[flow/config.mk]
export PLATFORM = sky130hd
export DESIGN_NAME = MIPS
export DESIGN_NICKNAME = MIPS
export VERILOG_FILES = /design/flow/design.v
export SDC_FILE = /design/flow/constraint.sdc
export NUM_CORES = 4
export LEC_CHECK = 0
export CAP_MARGIN = 20
export CORE_MARGIN = 2
export CORE_UTILIZATION = 72
export CTS_CLUSTER_SIZE = 21
export SLEW_MARGIN = 20
[flow/constraint.sdc]
create_clock -name core_clock -period 7.76 [get_ports {clk}]
set_input_delay 1.5520 -clock core_clock [delete_from_list [all_inputs] [get_ports {clk}]]
set_output_delay 1.5520 -clock core_clock [all_outputs]
set_load 0.01 [all_outputs]
[flow/design.v]
module MIPS(
	input clk,
	input rst_n,
	input cpu_en,
	input [7:0] data_read,
	input ram_send,
	input ram_receive,
	output reg cpu_send,
	output reg cpu_receive,
	output reg cpu_ready,
	output reg [15:0] data_addr,
	output reg [7:0] data_store,
	output reg [1:0] mem_ctrl, 
	output reg done
	);
	reg [15:0] R [7:0]; 
	reg [15:0] PC,IR;
	reg [3:0] OP;
	reg [2:0] funct; 
	reg [2:0] state,next_state;
	parameter IDLE = 3'b000,
				 IF = 3'b001,
				 ID = 3'b010,
				 EX = 3'b011,
				 MEM = 3'b100,
				 WB = 3'b101;
	always@(posedge clk)
	begin
		if(~(rst_n&cpu_en))
		begin
			state <= IDLE;
		end
		else
		begin
			case(next_state)
				IDLE:state <= IDLE;
				IF:state <= IF;
				ID:state <= ID;
				EX:state <= EX;
				MEM:state <= MEM;
				WB:state <= WB;
				default:state <= state;
			endcase
		end
	end
	reg [15:0] rs,rt;
	reg [5:0] im;
	reg [11:0] addr;
	reg [15:0] temp;
	reg [1:0] read_cnt;
	reg [1:0] write_cnt;
	reg delay_cnt;
	reg delay_en;
	always@(posedge clk) 
	begin
		if(~(rst_n&cpu_en))
		begin
			cpu_ready <= 1'b0;
			delay_cnt <= 1'b0;
		end
		else if(delay_en)
		begin
			if(delay_cnt)
				cpu_ready <= 1'b0; 
			else
			begin
				cpu_ready <= 1'b1;
				delay_cnt <= 1'b1;
			end
		end
		else
		begin
			cpu_ready <= 1'b0;
			delay_cnt <= 1'b0;
		end
	end
	wire [15:0]PC_1;
	assign PC_1 = PC + 16'd2;
	always@(posedge clk)
	begin
		if(~(rst_n&cpu_en))
		begin
			{R[0],R[1],R[2],R[3],R[4],R[5],R[6],R[7]} <= 128'd0;
			{PC,IR} <= 32'd0;
			{rs,rt} <= 32'd0;
			im <= 6'd0;
			addr <= 12'd0;
			temp <= 16'd0;
			{cpu_receive,cpu_send} <= 2'b00;
			next_state <= IDLE;
			data_addr <= 16'd0;
			data_store <= 8'd0;
			OP <= 4'd0;
			IR <= 16'd0;
			funct <= 3'd0;
			delay_en <= 1'b0;
			done <= 1'b0;
			mem_ctrl <= 2'd0; 
			read_cnt <= 2'd0;
			write_cnt <= 2'd0;
		end
		else
		begin
			case(state)
				IDLE:
				begin
					done <= 1'b0;
					next_state <= IF;
					read_cnt <= 2'd0;
					write_cnt <= 2'd0;
					{cpu_receive,cpu_send} <= 2'b00;
					mem_ctrl <= 2'b00; 
				end
				IF:
				begin
					mem_ctrl <= 2'b10; 
					{cpu_receive,cpu_send} <= 2'b00; 
					if(read_cnt == 2'd0)
					begin
						data_addr <= PC;
						delay_en <= 1'b1;
						if(cpu_receive && ram_send) 
						begin
							cpu_receive <= 1'b0;
							delay_en <= 1'b0;
							read_cnt <= 2'd1;
						end
						else if(ram_send) 
						begin
							IR[15:8] <= data_read;
							if(IR[15:8] == data_read)
								cpu_receive <= 1'b1;
							else
								cpu_receive <= 1'b0;
						end
						else
						begin
							IR[15:8] <= IR[15:8];
							read_cnt <= 2'd0;
						end
					end
					else if(read_cnt == 2'd1)
					begin
						data_addr <= PC + 16'd1;
						delay_en <= 1'b1;
						if(cpu_receive && ram_send) 
						begin
							cpu_receive <= 1'b0;
							delay_en <= 1'b0;
							read_cnt <= 2'd2;
						end
						else if(ram_send) 
						begin
							IR[7:0] <= data_read;
							if(IR[7:0] == data_read)
								cpu_receive <= 1'b1;
							else
								cpu_receive <= 1'b0;
						end
						else
						begin
							IR[7:0] <= IR[7:0];
							read_cnt <= 2'd1;
						end
					end
					else if(read_cnt == 2'd2)
					begin
						next_state <= ID;
						PC <= PC + 16'd2;
						read_cnt <= 2'd0;
						mem_ctrl <= 2'b00; 
						{cpu_receive,cpu_send} <= 2'b00;
					end
					else
					begin
						next_state <= IF;
						PC <= PC;
					end
				end
				ID:
				begin
					OP <= IR[15:12];
					case(IR[11:9])
						3'd0:rs <= R[0];
						3'd1:rs <= R[1];
						3'd2:rs <= R[2];
						3'd3:rs <= R[3];
						3'd4:rs <= R[4];
						3'd5:rs <= R[5];
						3'd6:rs <= R[6];
						3'd7:rs <= R[7];
						default:rs <= 16'd0;
					endcase
					case(IR[8:6])
						3'd0:rt <= R[0];
						3'd1:rt <= R[1];
						3'd2:rt <= R[2];
						3'd3:rt <= R[3];
						3'd4:rt <= R[4];
						3'd5:rt <= R[5];
						3'd6:rt <= R[6];
						3'd7:rt <= R[7];
						default:rt <= 16'd0;
					endcase
					funct <= IR[2:0];
					im <= IR[5:0];
					addr <= IR[11:0];
					next_state <= EX;
				end
				EX:
				begin
					if(OP == 4'b0000) 
					begin
						case(funct)
							3'b000,3'b001:temp <= rs + rt; 
							3'b010,3'b011:temp <= rs - rt; 
							3'b100:temp <= (rs < rt) ? 16'd1:16'd0; 
							3'b101:temp <= rs & rt; 
							3'b110:temp <= rs | rt; 
							3'b111:PC <= rs; 
							default:temp <= 16'd0;
						endcase
					end
					else if(OP[3]) 
					begin
						case(OP)
							4'b1000:temp <= rs + {10'd0,im}; 
							4'b1001:temp <= rs - {10'd0,im}; 
							4'b1010:temp <= rs & {10'd0,im}; 
							4'b1011:temp <= rs | {10'd0,im}; 
							4'b1110:PC <= (rs==rt) ? (PC+16'd2+im<<1):PC; 
							4'b1111:PC <= (rs!=rt) ? (PC+16'd2+im<<1):PC; 
							default:temp <= 16'd0;
						endcase
					end
					else if(OP[2]) 
					begin
						if(OP == 4'b0100) 
							PC <= {PC_1[15:12],addr};
						else if(OP == 4'b0101) 
						begin
							R[7] <= PC;
							PC <= {PC_1[15:12],addr};
						end
					end
					else
						next_state <= IDLE;
					next_state <= MEM;
					read_cnt <= 2'd0;
					write_cnt <= 2'd0;
					data_addr <= 16'd0;
				end
				MEM:
				begin
					case(OP)
						4'b1100: 
							begin
								mem_ctrl <= 2'b10; 
								{cpu_receive,cpu_send} <= 2'b00; 
								if(read_cnt == 2'd0)
								begin
									data_addr <= rs + {10'd0,im};
									delay_en <= 1'b1;
									if(cpu_receive && ram_send) 
									begin
										cpu_receive <= 1'b0;
										delay_en <= 1'b0;
										read_cnt <= 2'd1;
									end
									else if(ram_send) 
									begin
										temp[15:8] <= data_read;
										if(temp[15:8] == data_read)
											cpu_receive <= 1'b1;
										else
											cpu_receive <= 1'b0;
									end
									else
									begin
										temp[15:8] <= temp[15:8];
										read_cnt <= 2'd0;
									end
								end
								else if(read_cnt == 2'd1)
								begin
									data_addr <= rs + {10'd0,im} + 16'd1;
									delay_en <= 1'b1;
									if(cpu_receive && ram_send) 
									begin
										cpu_receive <= 1'b0;
										delay_en <= 1'b0;
										read_cnt <= 2'd2;
									end
									else if(ram_send) 
									begin
										temp[7:0] <= data_read;
										if(temp[7:0] == data_read)
											cpu_receive <= 1'b1;
										else
											cpu_receive <= 1'b0;
									end
									else
									begin
										temp[7:0] <= temp[7:0];
										read_cnt <= 2'd1;
									end
								end
								else if(read_cnt == 2'd2)
								begin
									next_state <= WB;
									read_cnt <= 2'd0;
									mem_ctrl <= 2'b00; 
									{cpu_receive,cpu_send} <= 2'b00;
								end
								else
								begin
									next_state <= MEM;
									temp <= temp;
								end
							end
						4'b1101: 
							begin
								mem_ctrl <= 2'b01; 
								{cpu_receive,cpu_send} <= 2'b00; 
								if(write_cnt == 2'd0)
								begin
									data_addr <= rs + {10'd0,im};
									data_store <= rt[15:8];
									if(cpu_send && ram_receive)
									begin
										cpu_send <= 1'b0;
										write_cnt <= 2'd1;
									end
									else if(data_store == rt[15:8])
										cpu_send <= 1'b1;
									else
									begin
										cpu_send <= 1'b0;
										write_cnt <= 2'd0;
									end
								end
								else if(write_cnt == 2'd1)
								begin
									data_addr <= rs + {10'd0,im} + 16'd1;
									data_store <= rt[7:0];
									if(cpu_send && ram_receive)
									begin
										cpu_send <= 1'b0;
										write_cnt <= 2'd2;
									end
									else if(data_store == rt[7:0])
										cpu_send <= 1'b1;
									else
									begin
										cpu_send <= 1'b0;
										write_cnt <= 2'd1;
									end
								end
								else if(write_cnt == 2'd2)
								begin
									next_state <= WB;
									write_cnt <= 2'd0;
									mem_ctrl <= 2'b00; 
									{cpu_receive,cpu_send} <= 2'b00;
								end
								else
								begin
									next_state <= MEM;
									write_cnt <= write_cnt;
								end
							end
						default:
							begin
								mem_ctrl <= 2'b00; 
								temp <= temp;
								data_store <= 8'd0;
								data_addr <= 8'd0;
								next_state <= WB;
							end
					endcase
				end
				WB:
				begin
					if(OP == 4'b0000) 
					begin
						case(IR[5:3])
							3'd0:R[0] <= temp;
							3'd1:R[1] <= temp;
							3'd2:R[2] <= temp;
							3'd3:R[3] <= temp;
							3'd4:R[4] <= temp;
							3'd5:R[5] <= temp;
							3'd6:R[6] <= temp;
							3'd7:R[7] <= temp;
						endcase
					end
					else if(OP[3]) 
					begin
						if((OP[3:2] == 2'b10) | (OP == 4'b1100)) 
						begin
							case(IR[8:6])
								3'd0:R[0] <= temp;
								3'd1:R[1] <= temp;
								3'd2:R[2] <= temp;
								3'd3:R[3] <= temp;
								3'd4:R[4] <= temp;
								3'd5:R[5] <= temp;
								3'd6:R[6] <= temp;
								3'd7:R[7] <= temp;
							endcase
						end
					end
					else 
						{R[0],R[1],R[2],R[3],R[4],R[5],R[6],R[7]} <= {R[0],R[1],R[2],R[3],R[4],R[5],R[6],R[7]};
					done <= 1'b1;
					next_state <= IDLE;
				end
			endcase
		end
	end
endmodule
[flow/run.sh]
#!/bin/bash
# the make line also repeats each setting of config.mk as NAME=value (left out here)
make -C /OpenROAD-flow-scripts/flow DESIGN_CONFIG=/design/flow/config.mk WORK_HOME=/design/flow/orfs CLKGATE_MAP_FILE= finish
==> Slide: Implementation Results, run 1 <==
Key Metrics from the Run

Worst setup path
  • Worst Setup SP: rs[6]$_SDFFE_PN0P_
  • WP buf/inv: 2
  • Register-to-Register Path Depth: 11
  • Stages on the worst setup path: 11
  • R2R Path End: PC[9]$_SDFFE_PN0P_
  • WS Path Type: reg -> reg
  • FF-to-FF Start: rs[6]$_SDFFE_PN0P_
  • R2r setup slk: ~3.4 ns
  • CP max-delay cell: dfxtp_1
  • Crit-path max FO: 21
  • CP Capture Point: PC[9]$_SDFFE_PN0P_
  • Worst EP arrival: roughly 4.8 ns
  • CP Capture Type: flop
  • Startpoint types: flop
  • Sequence of cells on the critical path: inv_1 > ha_1 > nor4_1 > nand4_1 > xor2_1 > o211ai_1 > nor2b_1 > buf_4 > nand2_1 > a211oi_1 > o21a_1
  • CP Data Required Time: 8.26 ns
  • Top delay family on crit path: simple AND/OR/NAND/NOR gates
  • Critical Path Max Stage Delay: 0.80 ns

Synth
  • Warnings, synthesis: 2
  • Area fraction in xor and xnor cells: 5.48%
  • Aoi share: roughly a fifth
  • Post-synth EDFFs: 0
  • Synthesized area per cell: just over 8 um2
  • Mux area share: between 10% and 20%
  • Cell type with the largest total area: dfxtp_1
  • Syn_nets: 2374
  • Area share of and/or/nand/nor cells after synthesis: ~18%
  • Yosys-reported design area after synthesis: around 19000 um2
  • Ys cells: ~2300
  • Commonest flop: dfxtp_1
  • Yosys adder share: approximately 5.5%
  • Area leader share: between 20% and 30%
  • Top cells, area: dfxtp_1, mux2i_1, nor2_1
  • Post-synthesis async set-or-reset flop share: 0%
  • Logic family by area: AND-OR/OR-AND gates
  • Most frequent cell after synthesis: nor2_1
  • Post-synth seq share: 29.1%
  • Gate Count Post-Synth: 2281
  • Post-Syn Area: 18800 um2
  • Ys flops: 274
  • Tally of unique sky130hd cells used after synthesis: 96
  • Top cells by count: nor2_1, dfxtp_1, mux2i_1, nand2_1, clkbuf_1

Global route
  • Overall Global Routing Usage: 51.4%
  • Grt ovf: 0
  • Vias in the first global route: between 15000 and 20000
  • First-pass GRT wire length: ~110000 um
  • Largest net degree at the start of global routing: 113
  • Antenna violations before repair: 1

Timing
  • Normalized max-slew margin: ~22%
  • # setup viols final: 0
  • Clock period minus final worst setup slack: 4.31 ns
  • Clk_skew: 0.0303 ns
  • Final hold violations: 0
  • Cycle use final: 55.6%
  • Fin worst setup slack: between 3 and 4 ns
  • Worst-margin pin slew: 1.17 ns
  • Final Max Tran Viols: 0
  • Max Clock Freq: 232 MHz
  • Setup TNS: 0 ns
  • Hold Slack: 0.391 ns
  • RSZ-0062 raised after global routing: no

Clocking
  • TritonCTS clock tree: yes
  • CTS resizes: 0
  • Clk slew on worst S/H paths: 0.07 ns
  • CTS Buffer Depth: 3
  • Setup repair bufs after CTS: 0
  • Root Driver: clkbuf_16
  • Clk sinks: 274
  • Late-Pin Clk Latency: 0.58 ns
  • # hold bufs at CTS: 0
  • Htree depth: 1
  • Number of buffers created by CTS: 29

Pwr
  • Switching power: 704 uW
  • Net switching fraction of the power: 23.2%
  • Clk power: between 1.5 and 2 mW
  • Power density cells: 151 nW/um2
  • Internal power: 2.33 mW
  • Leakage: 7.49 nW
  • Seq power: 1.41 mW
  • Comb pwr: 73.6 uW
  • Largest Pwr Group: the clock network
  • Power share of the clock group: roughly half
  • Worst vdd ir: 0.229 mV
  • Sequential power share: 46.5%
  • Comb power frac: under 10%

Floorplanning
  • Die ar.: 27500 um2
  • Chip Width: ~170 um
  • IO Pins: 43
  • FP Util: 72.9%
  • DIE HEIGHT: 166 um
  • Core ar.: between 20000 and 30000 um2
  • Site row count: 59

Job
  • Tool warnings: ~75
  • Max Cap Viol: 0

Route
  • DRC viols: 0
  • Initial DRC Count: a little over 4000
  • Post-route ant nets: 0
  • WL final: 73500 um
  • Routed vias: 19700
  • DRT Pass-1 Iters: 8
  • Drt via density: around 7.7
  • WL/cell: 28.9 um

Placed design
  • DP Worst Slack: approximately 3.5 ns
  • HPWL Detailed: 47400 um
  • Port bufs: 42
  • Routability cong.: 1.01

Min path
  • Hold Path Depth: 1
  • Hold endpoint: cpu_ready$_SDFF_PN0_
  • Hold Startpoint: delay_cnt$_SDFF_PN0_
  • Worst Hold Class: reg -> reg

Layout
  • Number of nets in the layout: 2282
  • Layout Utilization: 78.0%
  • Area growth from synthesis to layout: 7.03%

Status
  • Outcome: complete, no violations
-- stage by stage --
| step | power (mW) | instances | instance area, um2 |
|---|---|---|---|
| floorplan | 1.49 | 2281 | 18800 |
| global placement | 1.51 | 2493 | 19100 |
| detailed placement | 1.51 | 2493 | 19100 |
| CTS | 3.01 | 2546 | 20200 |
| global route | 3.06 | 2546 | 20200 |
| finish | 3.04 | 2547 | 20200 |
-- metal layers --
metal | part of all wire [%] | global-route usage, % | vias to the layer above | routed length [um]
li1 | - | - | 8062 | -
met1 | 34 | 63.1 | 8957 | 24900
met2 | 41 | 77.0 | 1958 | 30100
met3 | 15 | 16.0 | 694 | 11300
met4 | 9.9 | 36.1 | 0 | 7310
met5 | 0 | 1.04 | - | 0
-- final cells by class --
cell class / instances / area [um2]
antenna: 1 / 2.50
clock buffer: 37 / 806
clock inverter: 16 / 233
fill: 1681 / 5670
inverter: 78 / 293
multi-input combinational: 1730 / 12200
sequential: 274 / 5490
tap: 335 / 419
timing repair buffer: 76 / 676
==> run 2: changes to the inputs <==
- CORE_UTILIZATION: 72 -> 68
- CTS_CLUSTER_SIZE: 21 -> unset
- clock period: 7.76 -> 5.09 ns (I/O delays scaled with it)
==> run 2 against run 1 <==
Combinational power up 52%. Critical path depth down 2. Worst hold slack worse by 0.0098 ns. Flip-flop count unchanged. Fmax up 12%. Utilization down 2.7 points. Sequential power up 52%. Via count down 3.3%. Area after synthesis unchanged. Count of clock-buffer cells in the layout up 6. Setup slack worse by 2.2 ns. Critical endpoint is now data_addr[13]$_SDFFE_PN0P_. Largest cell class unchanged.
==> Slide: Implementation Results, run 2 <==
Key Metrics from the Run

Timing
  • Max Clock Freq: 260 MHz
  • Clk_skew: 0.0643 ns
  • Final hold violations: 0
  • Setup TNS: 0 ns
  • # setup viols final: 0
  • Worst-margin pin slew: 1.20 ns
  • Cycle use final: 75.7%
  • Normalized max-slew margin: roughly a fifth
  • Clock period minus final worst setup slack: roughly 3.9 ns
  • RSZ-0062 raised after global routing: no
  • Final Max Tran Viols: 0

Worst setup path
  • R2r setup slk: 1.24 ns
  • Worst EP arrival: 4.34 ns
  • FF-to-FF Start: funct[1]$_SDFFE_PN0P_
  • CP Capture Type: flop
  • CP Data Required Time: 5.58 ns
  • Register-to-Register Path Depth: 9
  • CP Capture Point: data_addr[13]$_SDFFE_PN0P_
  • R2R Path End: data_addr[13]$_SDFFE_PN0P_
  • CP max-delay cell: or4b_4
  • Critical Path Max Stage Delay: 0.56 ns
  • WS Path Type: reg -> reg
  • WP buf/inv: 1
  • Top delay family on crit path: simple AND/OR/NAND/NOR gates
  • Crit-path max FO: 17
  • Sequence of cells on the critical path: inv_1 > ha_1 > a211oi_2 > o21ai_1 > and2_2 > a21oi_1 > or4b_4 > or4_1 > a31oi_1
  • Stages on the worst setup path: 9
  • Startpoint types: flop
  • Worst Setup SP: funct[1]$_SDFFE_PN0P_

Placed design
  • Placed instance area: 19300 um2
  • HPWL Detailed: 48100 um
  • Port bufs: 42
  • Routability cong.: 1.06

Floorplanning
  • Chip Width: 170 um
  • FP Util: ~70%
  • Site row count: 60
  • IO Pins: 43
  • Core ar.: 27100 um2
  • Die ar.: 29000 um2
  • DIE HEIGHT: approximately 170 um

Pwr
  • Power share of the clock group: 52.3%
  • Internal power: 3.69 mW
  • Worst vdd ir: between 0.3 and 0.4 mV
  • Comb power frac: 2.4%
  • Largest Pwr Group: the clock network
  • Switching power: 1.07 mW
  • Net switching fraction of the power: 22.5%
  • Clk power: 2.49 mW
  • Sequential power share: 45.3%
  • Seq power: 2.15 mW
  • Comb pwr: 112 uW
  • Leakage: 7.60 nW
  • Power density cells: 233 nW/um2

Synth
  • Tally of unique sky130hd cells used after synthesis: 96
  • Gate Count Post-Synth: ~2300
  • Post-synth EDFFs: 0
  • Top cells, area: dfxtp_1, mux2i_1, nor2_1
  • Warnings, synthesis: 2
  • Mux area share: 14.8%
  • Aoi share: 21.2%
  • Cell type with the largest total area: dfxtp_1
  • Most frequent cell after synthesis: nor2_1
  • Ys flops: approximately 270
  • Commonest flop: dfxtp_1
  • Area fraction in xor and xnor cells: under 10%
  • Top cells by count: nor2_1, dfxtp_1, mux2i_1, nand2_1, clkbuf_1
  • Area share of and/or/nand/nor cells after synthesis: between 10% and 20%
  • Ys cells: around 2300
  • Syn_nets: roughly 2400
  • Post-Syn Area: around 19000 um2
  • Yosys adder share: 5.51%
  • Synthesized area per cell: 8.26 um2
  • Yosys-reported design area after synthesis: 18800 um2
  • Logic family by area: AND-OR/OR-AND gates
  • Post-synth seq share: 29.1%
  • Post-synthesis async set-or-reset flop share: 0%
  • Area leader share: 29.1%

Layout
  • Logic area: 12200 um2
  • Area growth from synthesis to layout: 8.33%
  • Final Instance Area: 20400 um2
  • Reg area: 5490 um2
  • Filler cells: 1888
  • Number of nets in the layout: 2297

Route
  • WL/cell: 27.2 um
  • Routed vias: 19000
  • WL final: just over 70000 um
  • DRC viols: 0
  • Post-route ant nets: 0
  • Initial DRC Count: 2767
  • DRT Pass-1 Iters: 10
  • Ant. Diodes: 0
  • Drt via density: 7.32

Clocking
  • Htree depth: 1
  • CTS Buffer Depth: 3
  • TritonCTS clock tree: yes
  • # hold bufs at CTS: 0
  • Clk sinks: 274
  • Number of buffers created by CTS: 30
  • Clk slew on worst S/H paths: 0.06 ns
  • Setup repair bufs after CTS: 0
  • Late-Pin Clk Latency: 0.62 ns
  • CTS resizes: 0
  • Root Driver: clkbuf_16

Min path
  • Hold endpoint: cpu_ready$_SDFF_PN0_
  • Hold Startpoint: delay_cnt$_SDFF_PN0_
  • Worst Hold Class: reg -> reg
  • Hold Path Depth: 1

Job
  • Max Cap Viol: 0
  • Tool warnings: 74

Global route
  • Overall Global Routing Usage: ~48%
  • Vias in the first global route: 18200
  • Largest net degree at the start of global routing: 243
  • Antenna violations before repair: 1
  • First-pass GRT wire length: 107000 um
  • Grt ovf: 0

Status
  • Outcome: complete, no violations
## run 2: through the flow
step	power, mW	setup slack, ns	instances	hold WS (ns)	utilization (%)
global route	4.80	1.13	2599	0.396	75.3
finish	4.76	1.24	2599	0.381	75.3
detailed placement	2.31	1.36	2544	0.377	71.1
CTS	4.71	1.34	2599	0.386	75.3
floorplan	2.27	1.78	2281	0.367	-
global placement	2.31	1.34	2544	0.372	71.1
## run 2: cell type report
cell class                 instances  share of cell area (%)
clock buffer                      43                    4.31
timing repair buffer              90                    3.89
tap                              372                    2.28
inverter                          78                    1.43
clock inverter                    12                    1.20
sequential                       274                    26.9
multi-input combinational       1730                    60.0
## run 2: routing by layer
metal	share of wire [%]	track usage [%]	wire [um]	vias to the layer above
met5	0.014	0	10	-
met4	8.1	32.0	5730	2
met3	14	12.1	9600	443
met2	43	73.0	30200	1578
met1	36	60.3	25200	8911
li1	-	-	-	8092
==> run 3: changes to the inputs <==
- ABC_AREA: unset -> 1
- CORE_UTILIZATION: 68 -> 72
- CTS_CLUSTER_SIZE: unset -> 21
- HOLD_SLACK_MARGIN: unset -> 0.28
- PLACE_DENSITY_LB_ADDON: unset -> 0.01
- SETUP_SLACK_MARGIN: unset -> 1.76
- clock period: 5.09 -> 5.96 ns (I/O delays scaled with it)
==> run 3 against run 2 <==
Wire length rose by 2.8%. Clock power fell by 28%. Critical endpoint is now R[2][15]$_SDFFE_PN0P_. Critical path type unchanged. Worst hold slack improved by 0.031 ns. Count of clock-buffer cells in the layout did not move. Synthesized cell count rose by 19%. Highest routed layer unchanged. Still clean.
==> Slide: Implementation Results, run 3 <==
Key Metrics from the Run

Timing
  • Setup TNS: 0 ns
  • Final hold violations: 0
  • Worst-margin pin slew: roughly 1.1 ns
  • Max Clock Freq: 241 MHz
  • Clock period minus final worst setup slack: 4.16 ns
  • Final Max Tran Viols: 0
  • Clk_skew: about 0.06 ns
  • # setup viols final: 0
  • Hold Slack: 0.413 ns
  • Cycle use final: roughly 70%
  • Normalized max-slew margin: 23.6%
  • RSZ-0062 raised after global routing: no

Clocking
  • Clk slew on worst S/H paths: 0.06 ns
  • CTS resizes: 0
  • # hold bufs at CTS: 0
  • CTS Buffer Depth: 3
  • TritonCTS clock tree: yes
  • Htree depth: 1
  • Setup repair bufs after CTS: 0
  • Late-Pin Clk Latency: approximately 0.6 ns
  • Clk sinks: approximately 270
  • Root Driver: clkbuf_16
  • Number of buffers created by CTS: 28

Synth
  • Tally of unique sky130hd cells used after synthesis: 56
  • Synthesized area per cell: between 6 and 7 um2
  • Top cells, area: dfxtp_1, o21ai_0, nand2_1
  • Post-synthesis async set-or-reset flop share: 0%
  • Syn_nets: 2818
  • Yosys-reported design area after synthesis: 18000 um2
  • Yosys adder share: 5.78%
  • Most frequent cell after synthesis: nand2_1
  • Area leader share: a little under a third
  • Commonest flop: dfxtp_1
  • Gate Count Post-Synth: 2725
  • Warnings, synthesis: 2
  • Post-synth seq share: 30.5%
  • Mux area share: 0%
  • Post-synth EDFFs: 0
  • Logic family by area: AND-OR/OR-AND gates
  • Area share of and/or/nand/nor cells after synthesis: 22.3%
  • Ys flops: between 200 and 300
  • Post-Syn Area: ~18000 um2
  • Aoi share: around 28%
  • Cell type with the largest total area: dfxtp_1
  • Area fraction in xor and xnor cells: 2.78%
  • Ys cells: 2725
  • Top cells by count: nand2_1, o21ai_0, inv_1, a21oi_1, dfxtp_1

Route
  • WL/cell: about 24 um
  • Post-route ant nets: 0
  • DRT Pass-1 Iters: 13
  • Initial DRC Count: 4861
  • DRC viols: 0
  • Routed vias: 21400
  • WL final: 72800 um
  • Drt via density: 7.11

Worst setup path
  • Startpoint types: flop
  • Top delay family on crit path: simple AND/OR/NAND/NOR gates
  • WP buf/inv: 2
  • Critical Path Max Stage Delay: 0.87 ns
  • CP Capture Point: R[2][15]$_SDFFE_PN0P_
  • Worst EP arrival: 4.67 ns
  • Register-to-Register Path Depth: 8
  • CP Data Required Time: 6.47 ns
  • Worst Setup SP: OP[3]$_SDFFE_PN0P_
  • CP Capture Type: flop
  • CP max-delay cell: dfxtp_1
  • R2r setup slk: 1.80 ns
  • Stages on the worst setup path: 8
  • WS Path Type: reg -> reg
  • FF-to-FF Start: OP[3]$_SDFFE_PN0P_
  • Sequence of cells on the critical path: inv_2 > nor2_1 > a21oi_1 > nor2_1 > nand2_1 > inv_1 > o21ai_0 > a21oi_1
  • Crit-path max FO: 22
  • R2R Path End: R[2][15]$_SDFFE_PN0P_

Placed design
  • Port bufs: 42
  • HPWL Detailed: 50200 um
  • Placed instance area: 18300 um2
  • Routability cong.: between 1 and 1.5

Pwr
  • Clk power: around 1.8 mW
  • Seq power: 1.84 mW
  • Internal power: 2.84 mW
  • Total Power: 3.72 mW
  • Comb power frac: 2.7%
  • Worst vdd ir: ~0.28 mV
  • Power density cells: 194 nW/um2
  • Net switching fraction of the power: a little under a quarter
  • Comb pwr: between 90 and 100 uW
  • Largest Pwr Group: registers
  • Switching power: 881 uW
  • Sequential power share: 49.3%
  • Leakage: roughly 7.5 nW
  • Power share of the clock group: 48.0%

Floorplanning
  • IO Pins: 43
  • Site row count: 57
  • Chip Width: 162 um
  • FP Util: 73.7%
  • DIE HEIGHT: 162 um
  • Core ar.: 24400 um2
  • Die ar.: 26200 um2

Global route
  • Overall Global Routing Usage: 53.5%
  • First-pass GRT wire length: roughly 110000 um
  • Grt ovf: 0
  • Vias in the first global route: around 19000
  • Largest net degree at the start of global routing: between 150 and 200
  • Antenna violations before repair: 2

Layout
  • Final Instance Area: approximately 19000 um2
  • Number of nets in the layout: between 2000 and 3000
  • Area growth from synthesis to layout: 6.91%

Min path
  • Hold endpoint: cpu_ready$_SDFF_PN0_
  • Hold Path Depth: 1
  • Hold Startpoint: delay_cnt$_SDFF_PN0_
  • Worst Hold Class: reg -> reg

Job
  • Tool warnings: 72
  • Max Cap Viol: 0

Status
  • Outcome: complete, no violations
-- run 3: per-layer routing --
metal	routed length, um	track usage (%)
met1	24300	68.7
met2	28600	77.4
met3	13200	17.3
met4	6700	34.2
met5	12	0.568
-- run 3: cell type report --
| type | instances | area, um2 |
|---|---|---|
| clock buffers | 43 | 807 |
| repair buffers | 59 | 548 |
| flip-flops and latches | 274 | 5490 |
| multi-input cells | 1971 | 10600 |
| fillers | 1810 | 5180 |
| inverters | 329 | 1240 |
| well taps | 324 | 405 |
| clock inverters | 9 | 103 |
| diodes | 1 | 2.50 |
-- run 3: metrics by stage --
stage	setup WS, ns	util [%]	std cells
2_1_floorplan	3.43	-	2725
3_3_place_gp	2.34	75.0	2957
3_5_place_dp	2.17	75.0	2957
4_1_cts	2.34	78.8	3009
5_1_grt	1.90	78.8	3010
6_report	1.80	78.8	3010
==> run 4: changes to the inputs <==
- CTS_CLUSTER_SIZE: 21 -> 11
- HOLD_SLACK_MARGIN: 0.28 -> unset
- PLACE_DENSITY_LB_ADDON: 0.01 -> 0.02
- SETUP_SLACK_MARGIN: 1.76 -> 0.83
- clock period: 5.96 -> 2.8 ns (I/O delays scaled with it)
==> run 4 against run 3 <==
The flow now stops in global routing (5_1_grt). Die area unchanged. Synthesized cell count unchanged. Area after synthesis unchanged.
==> Slide: Implementation Results, run 4 <==
Physical Implementation Snapshot

Clocking
  • Number of buffers created by CTS: 30
  • Htree depth: 1
  • Clk sinks: 274
  • Root Driver: clkbuf_16
  • CTS Buffer Depth: 3

Synth
  • Syn_nets: 2818
  • Cell type with the largest total area: dfxtp_1
  • Yosys-reported design area after synthesis: 18000 um2
  • Warnings, synthesis: 2
  • Post-synth seq share: 30.5%
  • Post-synth EDFFs: 0
  • Tally of unique sky130hd cells used after synthesis: 56
  • Most frequent cell after synthesis: nand2_1
  • Area leader share: a little under a third
  • Ys flops: ~270
  • Gate Count Post-Synth: between 2000 and 3000
  • Commonest flop: dfxtp_1
  • Area share of and/or/nand/nor cells after synthesis: 22.3%
  • Ys cells: 2725
  • Post-Syn Area: 18000 um2
  • Yosys adder share: 5.78%
  • Logic family by area: AND-OR/OR-AND gates
  • Top cells by count: nand2_1, o21ai_0, inv_1, a21oi_1, dfxtp_1
  • Mux area share: 0%
  • Synthesized area per cell: 6.60 um2
  • Aoi share: 28.2%
  • Top cells, area: dfxtp_1, o21ai_0, nand2_1
  • Area fraction in xor and xnor cells: under 10%
  • Post-synthesis async set-or-reset flop share: 0%

Status
  • Exit stage: global routing (5_1_grt)
  • Outcome: did not finish
  • Error message: [ERROR GRT-0116] Global routing finished with congestion. Check the congestion regions in the DRC Viewer.

Floorplanning
  • Die ar.: 26200 um2
  • DIE HEIGHT: 162 um
  • IO Pins: 43
  • FP Util: between 70% and 80%
  • Site row count: 57
  • Core ar.: 24400 um2
  • Chip Width: roughly 160 um

Placed design
  • Port bufs: 42
  • HPWL Detailed: 51000 um
  • DP Worst Slack: roughly 0.14 ns
  • Routability cong.: 1.15

Global route
  • Overall Global Routing Usage: between 80% and 90%
  • Grt ovf: roughly 150
[run 4: layer usage]
layer	track usage, %	GRT overflow
met5	50.0	1
met2	96.3	58
met3	72.0	7
met1	85.2	6
met4	86.1	82
[run 4: through the flow]
step	cell area [um2]	instances	power [mW]
2_1_floorplan	18500	2725	4.12
3_3_place_gp	19400	3039	4.20
3_5_place_dp	19400	3039	4.20
4_1_cts	22800	3220	7.67
[run 4: repair_timing]
action                                  in CTS
cloned                                       9
pin swaps                                  106
buffers inserted                           130
resized                                    439
hold buffers                                 0
endpoints found under the setup margin     227
==> run 5: changes to the inputs <==
- CTS_CLUSTER_SIZE: 11 -> 21
- PLACE_DENSITY_LB_ADDON: 0.02 -> 0.01
- SETUP_SLACK_MARGIN: 0.83 -> unset
- clock period: 2.8 -> 7.24 ns (I/O delays scaled with it)
==> run 5 against run 4 <==
Now clean on timing, DRC and antenna. Synthesized cell count did not move. Die area did not move. Area after synthesis did not move.
==> Slide: Implementation Results, run 5 <==
Key Metrics from the Run

Synth
  • Post-Syn Area: 18000 um2
  • Warnings, synthesis: 2
  • Ys flops: 274
  • Gate Count Post-Synth: between 2000 and 3000
  • Area fraction in xor and xnor cells: 2.78%
  • Ys cells: 2725
  • Mux area share: 0%
  • Most frequent cell after synthesis: nand2_1
  • Aoi share: 28.2%
  • Logic family by area: AND-OR/OR-AND gates
  • Cell type with the largest total area: dfxtp_1
  • Post-synth EDFFs: 0
  • Top cells by count: nand2_1, o21ai_0, inv_1, a21oi_1, dfxtp_1
  • Tally of unique sky130hd cells used after synthesis: approximately 56
  • Syn_nets: 2818
  • Synthesized area per cell: 6.60 um2
  • Area share of and/or/nand/nor cells after synthesis: 22.3%
  • Post-synth seq share: 30.5%
  • Commonest flop: dfxtp_1
  • Yosys-reported design area after synthesis: 18000 um2
  • Area leader share: 30.5%
  • Yosys adder share: 5.78%
  • Post-synthesis async set-or-reset flop share: 0%
  • Top cells, area: dfxtp_1, o21ai_0, nand2_1

Timing
  • Normalized max-slew margin: 24.6%
  • Final Max Tran Viols: 0
  • Clk_skew: about 0.032 ns
  • Max Clock Freq: between 200 and 300 MHz
  • Cycle use final: 53.5%
  • Clock period minus final worst setup slack: 3.87 ns
  • Worst-margin pin slew: 1.10 ns
  • RSZ-0062 raised after global routing: no
  • Setup TNS: 0 ns
  • # setup viols final: 0
  • Final hold violations: 0
  • Hold Slack: 0.408 ns

Worst setup path
  • Sequence of cells on the critical path: nor2_4 > nand2_2 > nor2_4 > inv_2 > o21ai_0 > o211ai_1 > nand2_1 > nand2_1 > inv_1 > o21ai_0 > a31oi_1
  • R2r setup slk: roughly 3.4 ns
  • Startpoint types: flop
  • Register-to-Register Path Depth: 11
  • R2R Path End: R[7][2]$_SDFFE_PN0P_
  • Top delay family on crit path: simple AND/OR/NAND/NOR gates
  • FF-to-FF Start: OP[1]$_SDFFE_PN0P_
  • CP Data Required Time: 7.73 ns
  • CP Capture Type: flop
  • Crit-path max FO: 32
  • Worst Setup SP: OP[1]$_SDFFE_PN0P_
  • Worst EP arrival: about 4.4 ns
  • Stages on the worst setup path: 11
  • CP Capture Point: R[7][2]$_SDFFE_PN0P_
  • Critical Path Max Stage Delay: 0.69 ns
  • CP max-delay cell: nor2_4
  • WP buf/inv: 2
  • WS Path Type: reg -> reg

Clocking
  • # hold bufs at CTS: 0
  • Root Driver: clkbuf_16
  • Number of buffers created by CTS: 29
  • Late-Pin Clk Latency: 0.59 ns
  • Setup repair bufs after CTS: 0
  • TritonCTS clock tree: yes
  • CTS Buffer Depth: 3
  • Clk sinks: roughly 270
  • Clk slew on worst S/H paths: 0.06 ns
  • CTS resizes: 0
  • Htree depth: 1

Placed design
  • Routability cong.: 1.09
  • Port bufs: 42
  • HPWL Detailed: 48900 um

Layout
  • Reg area: 5490 um2
  • Logic area: 10600 um2
  • Number of nets in the layout: 2755
  • Filler cells: around 1800
  • Area growth from synthesis to layout: 7.25%

Route
  • WL final: 69900 um
  • DRT Pass-1 Iters: 22
  • Post-route ant nets: 0
  • Drt via density: 7.05
  • Routed vias: 21200
  • Initial DRC Count: 4295
  • DRC viols: 0
  • WL/cell: 23.2 um

Floorplanning
  • FP Util: 73.7%
  • Core ar.: 24400 um2
  • IO Pins: 43
  • Site row count: around 57
  • Die ar.: 26200 um2
  • Chip Width: 162 um
  • DIE HEIGHT: 162 um

Pwr
  • Leakage: ~7.5 nW
  • Clk power: 1.56 mW
  • Largest Pwr Group: the clock network
  • Comb pwr: a little under 80 uW
  • Power share of the clock group: 49.5%
  • Internal power: 2.44 mW
  • Power density cells: approximately 160 nW/um2
  • Net switching fraction of the power: 22.5%
  • Switching power: roughly 700 uW
  • Sequential power share: 48.0%
  • Seq power: around 1.5 mW
  • Worst vdd ir: between 0.2 and 0.3 mV
  • Comb power frac: approximately 2.5%

Global route
  • Grt ovf: 0
  • First-pass GRT wire length: 107000 um
  • Antenna violations before repair: 2
  • Largest net degree at the start of global routing: between 150 and 200
  • Vias in the first global route: a little under 20000
  • Overall Global Routing Usage: 51.7%

Status
  • Outcome: complete, no violations

Min path
  • Hold Startpoint: delay_cnt$_SDFF_PN0_
  • Hold Path Depth: 1
  • Worst Hold Class: reg -> reg
  • Hold endpoint: cpu_ready$_SDFF_PN0_

Job
  • Tool warnings: 73
  • Max Cap Viol: 0
[run 5: stage by stage]
| step | cell area, um2 | instances | total power [mW] | worst slack [ns] | utilization (%) |
|---|---|---|---|---|---|
| 2_1_floorplan | 18000 | 2725 | 1.59 | 4.70 | - |
| 3_3_place_gp | 18300 | 2955 | 1.62 | 3.21 | 75.0 |
| 3_5_place_dp | 18300 | 2955 | 1.62 | 3.16 | 75.0 |
| 4_1_cts | 19300 | 3008 | 3.13 | 3.66 | 79.0 |
| 5_1_grt | 19300 | 3008 | 3.19 | 3.25 | 79.0 |
| 6_report | 19300 | 3009 | 3.15 | 3.37 | 79.0 |
[run 5: final cells by class]
type,count,share of cell area [%]
Inverter,329,6.43
Sequential cell,274,28.5
Antenna cell,1,0.0130
Timing Repair Buffer,57,2.77
Clock buffer,44,4.37
Tap cell,324,2.10
Multi-Input combinational cell,1971,55.1
Clock inverter,9,0.733
[run 5: routing by layer]
metal / GRT usage (%) / wire length, um / share of wire, % / vias to the layer above
met1: 64.1 / 23900 / 34 / 9476
met3: 19.9 / 11900 / 17 / 575
li1: - / - / - / 9183
met4: 31.8 / 6190 / 8.9 / 2
met5: 0 / 10 / 0.014 / -
met2: 75.9 / 27900 / 40 / 1990
==> run 6: changes to the inputs <==
- HOLD_SLACK_MARGIN: unset -> 0.28
- SETUP_SLACK_MARGIN: unset -> 1.67
- clock period: 7.24 -> 5.64 ns (I/O delays scaled with it)
==> run 6 against run 5 <==
First-iteration DRC count increased by 5.9%. Via count shrank 0.77%. Utilization grew 0.072 points. Fmax rose by 4.2%. Flip-flop count stayed put. Sequential share of layout area about the same. Critical endpoint is now R[3][15]$_SDFFE_PN0P_.
==> Slide: Implementation Results, run 6 <==
Key Metrics from the Run

Placed design
  • Routability cong.: 1.12
  • DP Worst Slack: 2.26 ns
  • HPWL Detailed: 49600 um
  • Port bufs: about 42

Floorplanning
  • Die ar.: between 20000 and 30000 um2
  • Site row count: between 50 and 60
  • DIE HEIGHT: approximately 160 um
  • Chip Width: 162 um
  • FP Util: 73.7%
  • IO Pins: 43
  • Core ar.: 24400 um2

Global route
  • First-pass GRT wire length: 107000 um
  • Vias in the first global route: roughly 19000
  • Largest net degree at the start of global routing: 177
  • Overall Global Routing Usage: between 50% and 60%
  • Antenna violations before repair: 1
  • Grt ovf: 0

Timing
  • Max Clock Freq: 269 MHz
  • Clk_skew: just over 0.02 ns
  • Clock period minus final worst setup slack: 3.72 ns
  • Normalized max-slew margin: 9.66%
  • Final hold violations: 0
  • Setup TNS: 0 ns
  • Fin worst setup slack: 1.92 ns
  • Cycle use final: 65.9%
  • Worst-margin pin slew: 1.32 ns
  • Final Max Tran Viols: 0
  • # setup viols final: 0
  • RSZ-0062 raised after global routing: no

Worst setup path
  • FF-to-FF Start: OP[3]$_SDFFE_PN0P_
  • Crit-path max FO: 22
  • CP Capture Type: flop
  • R2R Path End: R[3][15]$_SDFFE_PN0P_
  • Startpoint types: flop
  • Top delay family on crit path: simple AND/OR/NAND/NOR gates
  • Stages on the worst setup path: 8
  • WP buf/inv: 2
  • CP Data Required Time: 6.16 ns
  • Worst Setup SP: OP[3]$_SDFFE_PN0P_
  • WS Path Type: reg -> reg
  • Worst EP arrival: about 4.2 ns
  • Sequence of cells on the critical path: inv_2 > nor2_1 > a21oi_1 > nor2_1 > nand2_1 > inv_1 > o21ai_0 > a21oi_1
  • CP max-delay cell: dfxtp_1
  • Register-to-Register Path Depth: 8
  • R2r setup slk: 1.92 ns
  • CP Capture Point: R[3][15]$_SDFFE_PN0P_
  • Critical Path Max Stage Delay: 0.82 ns

Min path
  • Hold endpoint: cpu_ready$_SDFF_PN0_
  • Hold Startpoint: delay_cnt$_SDFF_PN0_
  • Hold Path Depth: 1
  • Worst Hold Class: reg -> reg

Synth
  • Most frequent cell after synthesis: nand2_1
  • Commonest flop: dfxtp_1
  • Logic family by area: AND-OR/OR-AND gates
  • Aoi share: 28.2%
  • Top cells by count: nand2_1, o21ai_0, inv_1, a21oi_1, dfxtp_1
  • Mux area share: 0%
  • Tally of unique sky130hd cells used after synthesis: 56
  • Synthesized area per cell: 6.60 um2
  • Area share of and/or/nand/nor cells after synthesis: 22.3%
  • Post-synth seq share: 30.5%
  • Top cells, area: dfxtp_1, o21ai_0, nand2_1
  • Post-synth EDFFs: 0
  • Gate Count Post-Synth: 2725
  • Yosys adder share: 5.78%
  • Ys cells: approximately 2700
  • Yosys-reported design area after synthesis: 18000 um2
  • Syn_nets: 2818
  • Post-synthesis async set-or-reset flop share: 0%
  • Cell type with the largest total area: dfxtp_1
  • Area fraction in xor and xnor cells: 2.78%
  • Area leader share: 30.5%
  • Post-Syn Area: ~18000 um2
  • Warnings, synthesis: 2
  • Ys flops: roughly 270

Clocking
  • Clk slew on worst S/H paths: 0.07 ns
  • TritonCTS clock tree: yes
  • # hold bufs at CTS: 0
  • Root Driver: clkbuf_16
  • CTS Buffer Depth: 3
  • Clk sinks: 274
  • Late-Pin Clk Latency: 0.59 ns
  • Number of buffers created by CTS: 29
  • CTS resizes: 0
  • Htree depth: 1
  • Setup repair bufs after CTS: 0

Pwr
  • Largest Pwr Group: the clock network
  • Seq power: 1.94 mW
  • Switching power: 907 uW
  • Internal power: 3.13 mW
  • Sequential power share: about half
  • Comb pwr: 102 uW
  • Clk power: 1.99 mW
  • Total Power: 4.04 mW
  • Comb power frac: 2.5%
  • Net switching fraction of the power: 22.5%
  • Power share of the clock group: between 40% and 50%
  • Leakage: 7.53 nW
  • Worst vdd ir: 0.299 mV
  • Power density cells: 209 nW/um2

Layout
  • Layout Utilization: 79.1%
  • Number of nets in the layout: 2757
  • Area growth from synthesis to layout: 7.35%
  • Filler cells: approximately 1800

Route
  • Routed vias: 21100
  • DRC viols: 0
  • Detail Route met2 WL: about 28000 um
  • DRT met1 WL: 24100 um
  • DR top layer: met5
  • WL final: between 70000 and 80000 um
  • Initial DRC Count: 4550
  • DRT Pass-1 Iters: 13
  • Post-route ant nets: 0
  • Drt via density: 7.00
  • Met3 wire length: between 10000 and 15000 um
  • Ant. Diodes: 0
  • WL/cell: between 20 and 25 um

Job
  • Max Cap Viol: 0
  • Tool warnings: 72

Status
  • Outcome: complete, no violations
## run 6: metal layers
layer	vias up	GRT usage (%)
met5	-	3.41
li1	9202	-
met2	2000	75.2
met1	9341	66.1
met4	6	31.7
met3	513	18.3
## run 6: final cells by class
| class | instances | area [um2] | share of cell area [%] |
|---|---|---|---|
| Multi-Input combinational cell | 1971 | 10600 | 55.1 |
| Inverter | 329 | 1240 | 6.43 |
| Tap cell | 324 | 405 | 2.10 |
| Clock buffer | 41 | 831 | 4.31 |
| Timing Repair Buffer | 59 | 561 | 2.91 |
| Clock inverter | 10 | 146 | 0.759 |
| Sequential cell | 274 | 5490 | 28.4 |
## run 6: per-stage QoR
stage | cells | hold slack (ns) | cell area (um2)
after floorplan | 2725 | 0.375 | 18000
after global placement | 2957 | 0.383 | 18300
after detailed placement | 2957 | 0.418 | 18300
after CTS | 3008 | 0.429 | 19300
after global routing | 3008 | 0.444 | 19300
final | 3008 | 0.429 | 19300
==> run 7: changes to the inputs <==
- CAP_MARGIN: 20 -> 15
- CELL_PAD_IN_SITES_DETAIL_PLACEMENT: unset -> 0
- CORE_UTILIZATION: 72 -> 68
- CTS_CLUSTER_DIAMETER: unset -> 202
- CTS_CLUSTER_SIZE: 21 -> 15
- GPL_ROUTABILITY_DRIVEN: unset -> 0
- HOLD_SLACK_MARGIN: 0.28 -> unset
- MIN_ROUTING_LAYER: unset -> met1
- PLACE_DENSITY_LB_ADDON: 0.01 -> unset
- SETUP_SLACK_MARGIN: 1.67 -> 0.61
- TNS_END_PERCENT: unset -> 100
- clock period: 5.64 -> 3.06 ns (I/O delays scaled with it)
==> run 7 against run 6 <==
Critical path depth is 3 higher. Utilization is 3.7 points higher. Via count is 7.4% higher. Flip-flop count stayed put. Total power is 60% higher. Clock power is 36% higher. Critical path type unchanged. Critical endpoint is now temp[3]$_SDFFE_PN0P_. Largest cell class unchanged. Highest routed layer unchanged.
==> Slide: Implementation Results, run 7 <==
Key Metrics from the Run

Status
  • Outcome: complete, no violations

Floorplanning
  • IO Pins: 43
  • FP Util: 69.2%
  • Core ar.: 26000 um2
  • Chip Width: 167 um
  • Site row count: approximately 59
  • Die ar.: 27700 um2
  • DIE HEIGHT: 167 um

Synth
  • Yosys adder share: under 10%
  • Syn_nets: 2818
  • Top cells by count: nand2_1, o21ai_0, inv_1, a21oi_1, dfxtp_1
  • Post-synth EDFFs: 0
  • Gate Count Post-Synth: 2725
  • Mux area share: 0%
  • Cell type with the largest total area: dfxtp_1
  • Aoi share: 28.2%
  • Most frequent cell after synthesis: nand2_1
  • Logic family by area: AND-OR/OR-AND gates
  • Area share of and/or/nand/nor cells after synthesis: 22.3%
  • Ys cells: 2725
  • Area fraction in xor and xnor cells: 2.78%
  • Commonest flop: dfxtp_1
  • Top cells, area: dfxtp_1, o21ai_0, nand2_1
  • Post-synthesis async set-or-reset flop share: 0%
  • Ys flops: ~270
  • Synthesized area per cell: 6.60 um2
  • Yosys-reported design area after synthesis: between 15000 and 20000 um2
  • Tally of unique sky130hd cells used after synthesis: 56
  • Warnings, synthesis: 2
  • Post-synth seq share: 30.5%
  • Post-Syn Area: 18000 um2
  • Area leader share: 30.5%

Global route
  • Overall Global Routing Usage: 49.5%
  • First-pass GRT wire length: between 100000 and 150000 um
  • Grt ovf: 0
  • Antenna violations before repair: 3
  • Vias in the first global route: 19600
  • Largest net degree at the start of global routing: 101

Worst setup path
  • Worst Setup SP: funct[1]$_SDFFE_PN0P_
  • Worst EP arrival: 3.34 ns
  • Top delay family on crit path: AND-OR/OR-AND gates
  • R2r setup slk: around 0.20 ns
  • Crit-path max FO: 12
  • Register-to-Register Path Depth: 11
  • Stages on the worst setup path: 11
  • CP Data Required Time: 3.54 ns
  • FF-to-FF Start: funct[1]$_SDFFE_PN0P_
  • CP max-delay cell: o211ai_1
  • WP buf/inv: 3
  • Sequence of cells on the critical path: buf_4 > buf_4 > nand3_1 > o21ai_0 > buf_4 > o21ai_0 > o211ai_1 > nand2_1 > nand2_1 > nand2_1 > a21oi_1
  • CP Capture Type: flop
  • WS Path Type: reg -> reg
  • R2R Path End: temp[3]$_SDFFE_PN0P_
  • Startpoint types: flop
  • CP Capture Point: temp[3]$_SDFFE_PN0P_
  • Critical Path Max Stage Delay: 0.52 ns

Layout
  • Number of nets in the layout: 2922
  • Filler cells: 1680
  • Post-route insts no fill: roughly 3200
  • Layout Utilization: between 80 and 90%
  • Area growth from synthesis to layout: 19.7%

Timing
  • Cycle use final: approximately 94%
  • Clock period minus final worst setup slack: roughly 2.9 ns
  • Setup TNS: 0 ns
  • RSZ-0062 raised after global routing: yes
  • Final hold violations: 0
  • # setup viols final: 0
  • Hold Slack: 0.397 ns
  • Normalized max-slew margin: between 40% and 50%
  • Final Max Tran Viols: 0
  • Worst-margin pin slew: 0.818 ns
  • Max Clock Freq: 349 MHz
  • Clk_skew: 0.0425 ns

Clocking
  • Number of buffers created by CTS: 22
  • Root Driver: clkbuf_16
  • Clk slew on worst S/H paths: 0.08 ns
  • Clk sinks: 274
  • Htree depth: 1
  • # hold bufs at CTS: 0
  • Late-Pin Clk Latency: 0.55 ns
  • CTS Buffer Depth: 3
  • TritonCTS clock tree: yes

Pwr
  • Comb power frac: 3.1%
  • Leakage: between 8 and 9 nW
  • Worst vdd ir: 0.474 mV
  • Seq power: 3.57 mW
  • Power density cells: 301 nW/um2
  • Largest Pwr Group: registers
  • Sequential power share: 55.1%
  • Comb pwr: 202 uW
  • Clk power: 2.70 mW
  • Internal power: 4.96 mW
  • Net switching fraction of the power: 23.3%
  • Total Power: 6.47 mW
  • Power share of the clock group: 41.8%
  • Switching power: ~1.5 mW

Route
  • Post-route ant nets: 0
  • DRC viols: 0
  • WL/cell: between 20 and 25 um
  • WL final: between 70000 and 80000 um
  • DRT Pass-1 Iters: 28
  • Drt via density: 7.14
  • Routed vias: between 20000 and 25000
  • Initial DRC Count: approximately 5000

Min path
  • Hold Path Depth: 1
  • Hold Startpoint: delay_cnt$_SDFF_PN0_
  • Worst Hold Class: reg -> reg
  • Hold endpoint: cpu_ready$_SDFF_PN0_

Placed design
  • HPWL Detailed: 51200 um
  • Inst Count DP: 3070
  • Port bufs: 42

Job
  • Max Cap Viol: 0
  • Tool warnings: 77
==> run 7: timing repair <==
action / CTS / global route
endpoints found under the setup margin: 66 / 82
pin swaps: 26 / 67
gates resized: 127 / 223
cloned: 2 / 0
setup buffers: 17 / 51
==> run 7: per-layer routing <==
layer	vias to the layer above	part of all wire (%)	routed length [um]	GRT usage (%)
met4	12	9.9	7790	26.9
met3	789	18	14000	17.6
met2	2274	38	30100	72.0
met5	-	0.38	301	0
met1	10000	34	26500	64.3
li1	9495	-	-	-
==> run 7: final cells by class <==
class / instances / area (um2) / share of cell area [%]
clock inverter: 1 / 16.3 / 0.0756
tap: 335 / 419 / 1.95
antenna: 4 / 10.0 / 0.0465
timing repair inverter: 1 / 7.51 / 0.0349
sequential: 274 / 5550 / 25.8
multi-input combinational: 1971 / 11700 / 54.4
inverter: 329 / 1300 / 6.04
clock buffer: 23 / 576 / 2.68
timing repair buffer: 230 / 1920 / 8.92
==> run 7: through the flow <==
stage | instance area, um2 | setup WS [ns]
floorplan | 18000 | 0.612
global placement | 19100 | 0.310
detailed placement | 19100 | 0.232
CTS | 20300 | 0.487
global route | 21500 | 0.107
finish | 21500 | 0.198
==> run 8: changes to the inputs <==
- CAP_MARGIN: 15 -> 20
- CELL_PAD_IN_SITES_DETAIL_PLACEMENT: 0 -> unset
- CORE_UTILIZATION: 68 -> 72
- CTS_CLUSTER_DIAMETER: 202 -> unset
- CTS_CLUSTER_SIZE: 15 -> 98
- GPL_ROUTABILITY_DRIVEN: 0 -> unset
- MIN_ROUTING_LAYER: met1 -> unset
- PLACE_DENSITY: unset -> 0.37
- SETUP_SLACK_MARGIN: 0.61 -> unset
- TNS_END_PERCENT: 100 -> unset
- clock period: 3.06 -> 2.46 ns (I/O delays scaled with it)
==> run 8 against run 7 <==
The run now fails in global routing (5_1_grt). Die area shrank 5.4%. Area after synthesis stayed put. Synthesized cell count unchanged.
==> Slide: Implementation Results, run 8 <==
Physical Implementation Snapshot

Status
  • Outcome: did not finish
  • Exit stage: global routing (5_1_grt)
  • Error message: [ERROR GRT-0232] Routing congestion too high. Check the congestion heatmap in the GUI.

Global route
  • Overall Global Routing Usage: 84.2%
  • Grt ovf: around 110

Floorplanning
  • FP Util: 73.7%
  • Core ar.: 24400 um2
  • IO Pins: 43
  • DIE HEIGHT: 162 um
  • Die ar.: ~26000 um2
  • Site row count: 57
  • Chip Width: approximately 160 um

Synth
  • Area leader share: 30.5%
  • Synthesized area per cell: 6.60 um2
  • Post-synth seq share: 30.5%
  • Top cells by count: nand2_1, o21ai_0, inv_1, a21oi_1, dfxtp_1
  • Gate Count Post-Synth: 2725
  • Aoi share: 28.2%
  • Mux area share: 0%
  • Post-synthesis async set-or-reset flop share: 0%
  • Post-Syn Area: 18000 um2
  • Yosys-reported design area after synthesis: roughly 18000 um2
  • Top cells, area: dfxtp_1, o21ai_0, nand2_1
  • Most frequent cell after synthesis: nand2_1
  • Area fraction in xor and xnor cells: 2.78%
  • Warnings, synthesis: 2
  • Area share of and/or/nand/nor cells after synthesis: about 22%
  • Logic family by area: AND-OR/OR-AND gates
  • Post-synth EDFFs: 0
  • Commonest flop: dfxtp_1
  • Cell type with the largest total area: dfxtp_1
  • Yosys adder share: about 5.8%
  • Tally of unique sky130hd cells used after synthesis: 56
  • Ys cells: 2725
  • Syn_nets: 2818
  • Ys flops: between 200 and 300

Clocking
  • CTS Buffer Depth: 3
  • Root Driver: clkbuf_16
  • Clk sinks: 274
  • Number of buffers created by CTS: 28
  • # hold bufs at CTS: 0
  • Htree depth: 1

Placed design
  • DP Worst Slack: -0.275 ns
  • Port bufs: approximately 42
  • HPWL Detailed: 54000 um
  • Routability cong.: 1.14
  • Inst Count DP: between 3000 and 4000
-- run 8: repair_timing --
item | 4_1_cts
gates cloned | 1
setup endpoints to repair | 38
gates resized | 90
hold endpoints to repair | 0
buffers inserted | 18
pin swaps | 24
-- run 8: through the flow --
step                      setup TNS (ns)  power [mW]  cell area (um2)
after floorplan                        0        4.69            18000
after global placement            -0.832        4.80            20100
after detailed placement           -3.73        4.80            20100
after CTS                         -0.186        9.47            21700
-- run 8: routing by layer --
metal  GRT overflow  GRT usage [%]
met2             53           95.7
met1              4           84.8
met3              2           73.5
met4             49           81.9
met5              1           56.1
==> run 9: changes to the inputs <==
- CAP_MARGIN: 20 -> 15
- CELL_PAD_IN_SITES_DETAIL_PLACEMENT: unset -> 0
- CORE_UTILIZATION: 72 -> 70
- CTS_CLUSTER_SIZE: 98 -> unset
- GPL_ROUTABILITY_DRIVEN: unset -> 0
- MIN_ROUTING_LAYER: unset -> met1
- PLACE_DENSITY: 0.37 -> unset
- TNS_END_PERCENT: unset -> 100
- clock period: 2.46 -> 2.42 ns (I/O delays scaled with it)
==> run 9 against run 8 <==
The run again fails in global routing (5_1_grt). Synthesized cell count unchanged. Die area increased by 2.8%. Area after synthesis unchanged.
==> Slide: Implementation Results, run 9 <==
Physical Implementation Snapshot

Status
  • Outcome: did not finish
  • Exit stage: global routing (5_1_grt)
  • Error message: [ERROR GRT-0232] Routing congestion too high. Check the congestion heatmap in the GUI.

Synth
  • Area share of and/or/nand/nor cells after synthesis: 22.3%
  • Logic family by area: AND-OR/OR-AND gates
  • Post-Syn Area: ~18000 um2
  • Tally of unique sky130hd cells used after synthesis: 56
  • Gate Count Post-Synth: 2725
  • Aoi share: 28.2%
  • Post-synth seq share: 30.5%
  • Top cells, area: dfxtp_1, o21ai_0, nand2_1
  • Ys cells: roughly 2700
  • Area fraction in xor and xnor cells: 2.78%
  • Area leader share: 30.5%
  • Post-synth EDFFs: 0
  • Yosys-reported design area after synthesis: ~18000 um2
  • Ys flops: 274
  • Cell type with the largest total area: dfxtp_1
  • Top cells by count: nand2_1, o21ai_0, inv_1, a21oi_1, dfxtp_1
  • Mux area share: 0%
  • Synthesized area per cell: 6.60 um2
  • Warnings, synthesis: 2
  • Most frequent cell after synthesis: nand2_1
  • Syn_nets: 2818
  • Yosys adder share: 5.78%
  • Post-synthesis async set-or-reset flop share: 0%
  • Commonest flop: dfxtp_1

Clocking
  • Htree depth: 1
  • Clk sinks: 274
  • Root Driver: clkbuf_16
  • Number of buffers created by CTS: 29
  • CTS Buffer Depth: 3

Floorplanning
  • Chip Width: 164 um
  • Site row count: approximately 58
  • Core ar.: 25200 um2
  • FP Util: 71.4%
  • DIE HEIGHT: 164 um
  • IO Pins: 43
  • Die ar.: ~27000 um2

Placed design
  • HPWL Detailed: 54500 um
  • Port bufs: roughly 42

Global route
  • Grt ovf: 76
  • Overall Global Routing Usage: 81.7%
==> run 9: repair_timing <==
action | 4_1_cts
setup endpoints to repair | 34
pin swaps | 18
resized | 65
gates cloned | 0
buffers inserted | 12
endpoints found under the hold margin | 0
hold buffers | 0
==> run 9: layer usage <==
layer  GRT overflow  global-route usage [%]
met5              0                    64.2
met4             34                    74.0
met3              8                    72.8
met2             31                    93.1
met1              3                    82.4
==> run 9: stage by stage <==
| stage | power (mW) | worst slack (ns) | utilization [%] | instances | cell area, um2 |
|---|---|---|---|---|---|
| after CTS | 9.57 | -0.180 | 86.2 | 3283 | 21700 |
| after floorplan | 4.77 | 0.0114 | - | 2725 | 18000 |
| after global placement | 4.89 | -0.105 | 80.7 | 3219 | 20300 |
| after detailed placement | 4.89 | -0.251 | 80.7 | 3219 | 20300 |
==> run 10: changes to the inputs <==
- ABC_AREA: 1 -> unset
- CAP_MARGIN: 15 -> 35
- CORE_MARGIN: 2 -> 3
- CORE_UTILIZATION: 70 -> 51
- GPL_ROUTABILITY_DRIVEN: 0 -> unset
- HOLD_SLACK_MARGIN: unset -> -0.04
- MAX_ROUTING_LAYER: unset -> met4
- MIN_ROUTING_LAYER: met1 -> unset
- PLACE_DENSITY: unset -> 0.39
- SETUP_SLACK_MARGIN: unset -> 0.39
- SLEW_MARGIN: 20 -> 30
- TNS_END_PERCENT: 100 -> unset
- clock period: 2.42 -> 2.5 ns (I/O delays scaled with it)
==> run 10 against run 9 <==
Now fails the layout checks on setup timing. Die area up 46%. Area after synthesis up 4.8%. Synthesized cell count down 16%.
==> Slide: Implementation Results, run 10 <==
Key Metrics from the Run

Synth
  • Post-Syn Area: 18800 um2
  • Cell type with the largest total area: dfxtp_1
  • Area share of and/or/nand/nor cells after synthesis: 17.8%
  • Tally of unique sky130hd cells used after synthesis: 96
  • Most frequent cell after synthesis: nor2_1
  • Area fraction in xor and xnor cells: roughly 5.5%
  • Yosys adder share: 5.51%
  • Aoi share: 21.2%
  • Post-synthesis async set-or-reset flop share: 0%
  • Gate Count Post-Synth: between 2000 and 2500
  • Top cells, area: dfxtp_1, mux2i_1, nor2_1
  • Yosys-reported design area after synthesis: 18800 um2
  • Mux area share: 14.8%
  • Warnings, synthesis: 2
  • Synthesized area per cell: 8.26 um2
  • Commonest flop: dfxtp_1
  • Logic family by area: AND-OR/OR-AND gates
  • Post-synth seq share: 29.1%
  • Ys cells: 2281
  • Syn_nets: 2374
  • Area leader share: 29.1%
  • Top cells by count: nor2_1, dfxtp_1, mux2i_1, nand2_1, clkbuf_1
  • Ys flops: 274
  • Post-synth EDFFs: 0

Pwr
  • Net switching fraction of the power: around 22%
  • Comb pwr: 307 uW
  • Internal power: 7.29 mW
  • Leakage: 10.1 nW
  • Total Power: between 9 and 10 mW
  • Switching power: 2.11 mW
  • Power density cells: 368 nW/um2
  • Power share of the clock group: 50.3%
  • Comb power frac: 3.3%
  • Largest Pwr Group: the clock network
  • Clk power: 4.72 mW
  • Sequential power share: 46.5%
  • Worst vdd ir: 0.545 mV
  • Seq power: 4.37 mW

Placed design
  • HPWL Detailed: 57600 um
  • Routability cong.: ~1.1
  • Port bufs: 42

Layout
  • Number of nets in the layout: 2683
  • Filler cells: 2733
  • Area growth from synthesis to layout: 35.7%

Global route
  • Vias in the first global route: 19100
  • First-pass GRT wire length: about 120000 um
  • Largest net degree at the start of global routing: 98
  • Overall Global Routing Usage: 40.2%
  • Antenna violations before repair: 2
  • Grt ovf: 0

Floorplanning
  • IO Pins: approximately 43
  • Site row count: approximately 70
  • Core ar.: 36000 um2
  • Chip Width: 198 um
  • FP Util: between 50% and 60%
  • Die ar.: 39300 um2
  • DIE HEIGHT: 198 um

Worst setup path
  • Top delay family on crit path: simple AND/OR/NAND/NOR gates
  • Stages on the worst setup path: 9
  • CP Data Required Time: 3.02 ns
  • Crit-path max FO: 5
  • R2R Path End: data_addr[13]$_SDFFE_PN0P_
  • WS Path Type: reg -> reg
  • Sequence of cells on the critical path: ha_4 > fa_2 > a211o_1 > a2111oi_4 > a211o_4 > nand4_4 > or4b_4 > or4_4 > a31oi_1
  • R2r setup slk: -0.55 ns
  • WP buf/inv: 0
  • FF-to-FF Start: rs[0]$_SDFFE_PN0P_
  • CP max-delay cell: or4b_4
  • Critical Path Max Stage Delay: 0.55 ns
  • Startpoint types: flop
  • Worst EP arrival: about 3.6 ns
  • CP Capture Type: flop
  • Register-to-Register Path Depth: 9
  • Worst Setup SP: rs[0]$_SDFFE_PN0P_
  • CP Capture Point: data_addr[13]$_SDFFE_PN0P_

Status
  • Outcome: failed layout checks
  • Violated checks: setup timing

Route
  • WL final: 79400 um
  • Initial DRC Count: 2148
  • DRC viols: 0
  • Post-route ant nets: 0
  • Routed vias: a little under 20000
  • Drt via density: ~6.5
  • DRT Pass-1 Iters: 6
  • WL/cell: 25.8 um

Clocking
  • Number of buffers created by CTS: 30
  • Clk sinks: 274
  • Clk slew on worst S/H paths: 0.07 ns
  • # hold bufs at CTS: 0
  • TritonCTS clock tree: yes
  • Late-Pin Clk Latency: 0.59 ns
  • Root Driver: clkbuf_16
  • Htree depth: 1
  • CTS Buffer Depth: 3

Timing
  • RSZ-0062 raised after global routing: yes
  • Max Clock Freq: 328 MHz
  • Cycle use final: 122%
  • Normalized max-slew margin: 45.5%
  • Final Max Tran Viols: 0
  • Clock period minus final worst setup slack: about 3.0 ns
  • Setup TNS: -15.04 ns
  • Worst-margin pin slew: 0.814 ns
  • Clk_skew: 0.0225 ns
  • Final hold violations: 0
  • Fin worst setup slack: -0.550 ns
  • # setup viols final: roughly 43

Min path
  • Worst Hold Class: reg -> reg
  • Hold endpoint: cpu_ready$_SDFF_PN0_
  • Hold Startpoint: delay_cnt$_SDFF_PN0_
  • Hold Path Depth: 1

Job
  • Max Cap Viol: 0
  • Tool warnings: 75
-- run 10: per-layer routing --
layer  vias up  global-route usage [%]  wire length [um]
met5         -                       -                 0
met4         0                    17.8              4630
met3       292                    9.82              8580
met2      1139                    60.1             34200
met1      9530                    51.9             32000
li1       8904                       -                 -
-- run 10: final cells by class --
type                       count  area (um2)  area share, %
multi-input combinational   1730       13700           53.6
timing repair buffer         476        4350           17.0
antenna                        2        5.00         0.0196
clock inverter                11         136          0.533
clock buffer                  43         903           3.53
inverter                      78         319           1.25
sequential                   274        5580           21.8
tap                          461         577           2.26
-- run 10: through the flow --
| step | setup slack, ns | cells | cell area, um2 | util [%] | hold WS, ns |
|---|---|---|---|---|---|
| after floorplan | -0.577 | 2281 | 19800 | - | 0.367 |
| after global placement | -0.572 | 2959 | 22900 | 63.5 | 0.373 |
| after detailed placement | -0.625 | 2959 | 22900 | 63.5 | 0.375 |
| after CTS | -0.588 | 3051 | 24900 | 69.1 | 0.383 |
| after global routing | -0.609 | 3075 | 25600 | 71.0 | 0.393 |
| final | -0.550 | 3075 | 25600 | 71.0 | 0.381 |
-- run 10: repair_timing --
action	CTS	global route
resized	111	108
setup buffers	36	19
gates cloned	2	3
endpoints found under the setup margin	171	189
pin swaps	66	52
Power is estimated from default activity; no workload was simulated.
